==> flow/design.v <==
module alu_top(clk, a, b, op, out, carry_out, over_flow, zero);
input clk;
input [31:0] a, b;
input [2:0] op;
output reg [31:0] out;
output reg carry_out, over_flow, zero;
reg [31:0] a_r, b_r;
reg [2:0] op_r;
wire [31:0] alu_out;
wire alu_carry_out, alu_over_flow, alu_zero;
ALU alu_core(a_r, b_r, op_r, alu_out, alu_carry_out, alu_over_flow, alu_zero);
always @(posedge clk) begin
	a_r <= a;
	b_r <= b;
	op_r <= op;
	out <= alu_out;
	carry_out <= alu_carry_out;
	over_flow <= alu_over_flow;
	zero <= alu_zero;
end
endmodule

module xorgate(a, b, out);
output[31:0] out;
input wire[31:0] a, b;
generate  
genvar index;
for (index = 0; index<32; index = index + 1)
	begin: xorgen
		xor xor1(out[index], a[index], b[index]);
	end
endgenerate
endmodule
module andgate(a, b, out);
output[31:0] out;
input[31:0] a, b;
generate  
genvar index;
for (index = 0; index<32; index = index + 1)
	begin: andgen
		and and1(out[index], a[index], b[index]);  
	end
endgenerate
endmodule
module orgate(a, b, out);
output[31:0] out;
input[31:0] a, b;
generate  
genvar index;
for (index = 0; index<32; index = index + 1)
	begin: orgen
		or or1(out[index], a[index], b[index]);
	end
endgenerate
endmodule
module adder(sum, carryout, a, b, carryin);
output sum, carryout;
input a, b, carryin;
xor sumbit(sum, a, b, carryin);
and bc(b_c, b, carryin);
and ac(a_c, a, carryin);
and ab(a_b, a, b);
or cout(carryout, b_c, a_c, a_b);
endmodule
module adder32Bit(addo, carryout, over_flow, A, B, carry_in);
output[31:0] addo;  
output carryout;  
output over_flow;  
input[31:0] A;  
input[31:0] B;  
input carry_in;
wire[31:0] carry_oarray;
adder adder_init (addo[0], carry_oarray[0], A[0], B[0], carry_in);
adder adder1 (addo[1], carry_oarray[1], A[1], B[1], carry_oarray[0]);
generate  
genvar index;
for (index = 2; index<32; index = index + 1)
	begin: add32b
	adder addergen (addo[index], carry_oarray[index], A[index], B[index], carry_oarray[index-1]);
	end
endgenerate
assign carryout = carry_oarray[31];
wire abxor, abcoutxor;
xor xor1(abxor, A[31], B[31]);
xor xor2(abcoutxor, carryout, abxor);
xor xor3(over_flow, addo[31], abcoutxor);
endmodule 
module slt(sum, overflow, slto);
input[31:0] sum;
input overflow;
output slto;
xor slt_xor(slto, sum[31], overflow);
endmodule
module structuralMultiplexer(out, mux_command, ando, oro, xoro, addo, slto);
output[31:0] out;
input[2:0] mux_command;  
input[31:0] ando;  
input[31:0] oro;  
input[31:0] xoro;  
input[31:0] addo;  
input slto;  
wire[2:0] inv_command;
wire[31:0] enableand, enableor, enablexor, enableadd;  
wire enableslt;  
not notCommand0(inv_command[0], mux_command[0]);  
not notCommand1(inv_command[1], mux_command[1]);
not notCommand2(inv_command[2], mux_command[2]);
and slt_and(enableslt, slto, inv_command[2], mux_command[1], inv_command[0]);
generate
genvar index;
for (index = 0; index<32; index = index + 1)
	begin: muxgen 
		and ando_and(enableand[index], ando[index], inv_command[2], mux_command[1], mux_command[0]);  
		and oro_and(enableor[index], oro[index], mux_command[2], inv_command[1], inv_command[0]);  
		and xoro_and(enablexor[index], xoro[index], inv_command[2], inv_command[1], mux_command[0]);  
		and addo_and(enableadd[index], addo[index], inv_command[2], inv_command[1], inv_command[0]);  
		or or1(out[index], enableand[index],  enableor[index], enablexor[index], enableadd[index], enableslt);  
	end
endgenerate
endmodule
module LUT(mux_command, a_inv, b_inv, carry_in, allow_overflow, addr);
output reg[2:0] mux_command;
output reg a_inv;
output reg b_inv;
output reg carry_in;
output reg allow_overflow;
input[2:0] addr;
always @ (addr) begin
	case(addr)
	3'd0: begin mux_command = 3'b000; a_inv = 0; b_inv = 0; carry_in = 0; allow_overflow = 1; end  
	3'd1: begin mux_command = 3'b000; a_inv = 0; b_inv = 1; carry_in = 1; allow_overflow = 1; end  
	3'd2: begin mux_command = 3'b001; a_inv = 0; b_inv = 0; carry_in = 0; allow_overflow = 1; end  
	3'd3: begin mux_command = 3'b010; a_inv = 0; b_inv = 1; carry_in = 1; allow_overflow = 0; end  
	3'd4: begin mux_command = 3'b011; a_inv = 0; b_inv = 0; carry_in = 0; allow_overflow = 1; end  
	3'd6: begin mux_command = 3'b011; a_inv = 1; b_inv = 1; carry_in = 0; allow_overflow = 1; end  
	3'd7: begin mux_command = 3'b100; a_inv = 0; b_inv = 0; carry_in = 0; allow_overflow = 1; end  
	3'd5: begin mux_command = 3'b100; a_inv = 1; b_inv = 1; carry_in = 0; allow_overflow = 1; end  
default: $display("Please check inputs");
endcase
end
endmodule
module ALU(a, b, addr, out, carry_out, over_flow, zero);
input[31:0] a, b;
input[2:0] addr;  
output[31:0] out;
output carry_out, over_flow, zero;
wire carry_in, b_inv;  
wire a_inv, allow_overflow;  
wire[2:0] mux_command;
wire[31:0] A, B;  
wire[31:0] addo, xoro, ando, oro;
wire slto;
LUT lookuptable(mux_command, a_inv, b_inv, carry_in, allow_overflow, addr);
generate
genvar index;
for (index = 0; index<32; index = index + 1)
	begin: abinv_gen
		xor a_invgen(A[index], a[index], a_inv);  
		xor b_invgen(B[index], b[index], b_inv);  
	end
endgenerate
andgate and_gate(A, B, ando);  
orgate or_gate(A, B, oro);  
xorgate xor_gate(A, B, xoro);  
adder32Bit add_gate(addo, carry_out, over_flow, A, B, carry_in);  
slt slt_gate(addo, over_flow, slto);
and allowoverflow_and(overflow, over_flow, allow_overflow);
structuralMultiplexer mux_structure(out, mux_command, ando, oro, xoro, addo, slto);
wire[31:0] equal;
generate  
genvar index1;
for (index1 = 0; index1 <32; index1 = index1+1)begin
                nor nor1(equal[index1], out[index1], 0);
end
endgenerate
and and1(zero, equal[0], equal[1], equal[2], equal[3],equal[4],equal[5],equal[6],equal[7],equal[8],equal[9],equal[10],equal[11],equal[12],equal[13],equal[14],equal[15],equal[16],equal[17],equal[18],equal[19],equal[20],equal[21],equal[22],equal[23],equal[24],equal[25],equal[26],equal[27],equal[28],equal[29],equal[30],equal[31]);
endmodule
Settings: LEC_CHECK=0, ABC_AREA=1, CAP_MARGIN=20, CELL_PAD_IN_SITES_DETAIL_PLACEMENT=1, CELL_PAD_IN_SITES_GLOBAL_PLACEMENT=2, CORE_ASPECT_RATIO=0.65, CORE_MARGIN=7, CORE_UTILIZATION=36, CTS_CLUSTER_DIAMETER=57, CTS_CLUSTER_SIZE=85, GPL_ROUTABILITY_DRIVEN=1, HOLD_SLACK_MARGIN=0.06, MAX_ROUTING_LAYER=met4, PLACE_DENSITY_LB_ADDON=0.09, SETUP_SLACK_MARGIN=2.5, SLEW_MARGIN=5, TNS_END_PERCENT=50; clock period 14.1 ns.
run.sh (not shown) runs the stock make flow with config.mk's settings and CLKGATE_MAP_FILE=.
The starting point produced a clean layout.
Next try:
Settings changed: ABC_AREA 1 to 0, CELL_PAD_IN_SITES_DETAIL_PLACEMENT 1 to 0, CELL_PAD_IN_SITES_GLOBAL_PLACEMENT 2 to 0, CORE_ASPECT_RATIO 0.65 to 0.5, CORE_MARGIN 7 to 8, CTS_CLUSTER_DIAMETER 57 to 397, CTS_CLUSTER_SIZE 85 to 20, GPL_ROUTABILITY_DRIVEN 1 to 0, HOLD_SLACK_MARGIN 0.06 to not set, PLACE_DENSITY set to 0.35, PLACE_DENSITY_LB_ADDON 0.09 to not set, SETUP_SLACK_MARGIN 2.5 to -0.23, SLEW_MARGIN 5 to 20.
Outcome: The new run went through all stages and came out clean. Power went up by 4.3%. Worst setup slack loses 0.98 ns. Non-clock buffer count went up by 26. Design area went up by 3.1%.
Next try:
Settings changed: ABC_AREA 0 to 1, CORE_ASPECT_RATIO 0.5 to 1.76, CORE_MARGIN 8 to 2, CORE_UTILIZATION 36 to 70, PLACE_DENSITY 0.35 to not set, PLACE_DENSITY_LB_ADDON set to 0.16, SETUP_SLACK_MARGIN -0.23 to -0.37.
Clock period 14.1 ns to 13.5 ns, I/O delays scaled along.
Effect: The changed run finished with negative setup slack left; first-iteration DRC count climbs to 2.6 times its value; via count went up by 25%; synthesized cell count goes up by 7.6%; hold slack is better by 0.054 ns; clock power went up by 8.4%.
Power and IR drop assume default switching activity.
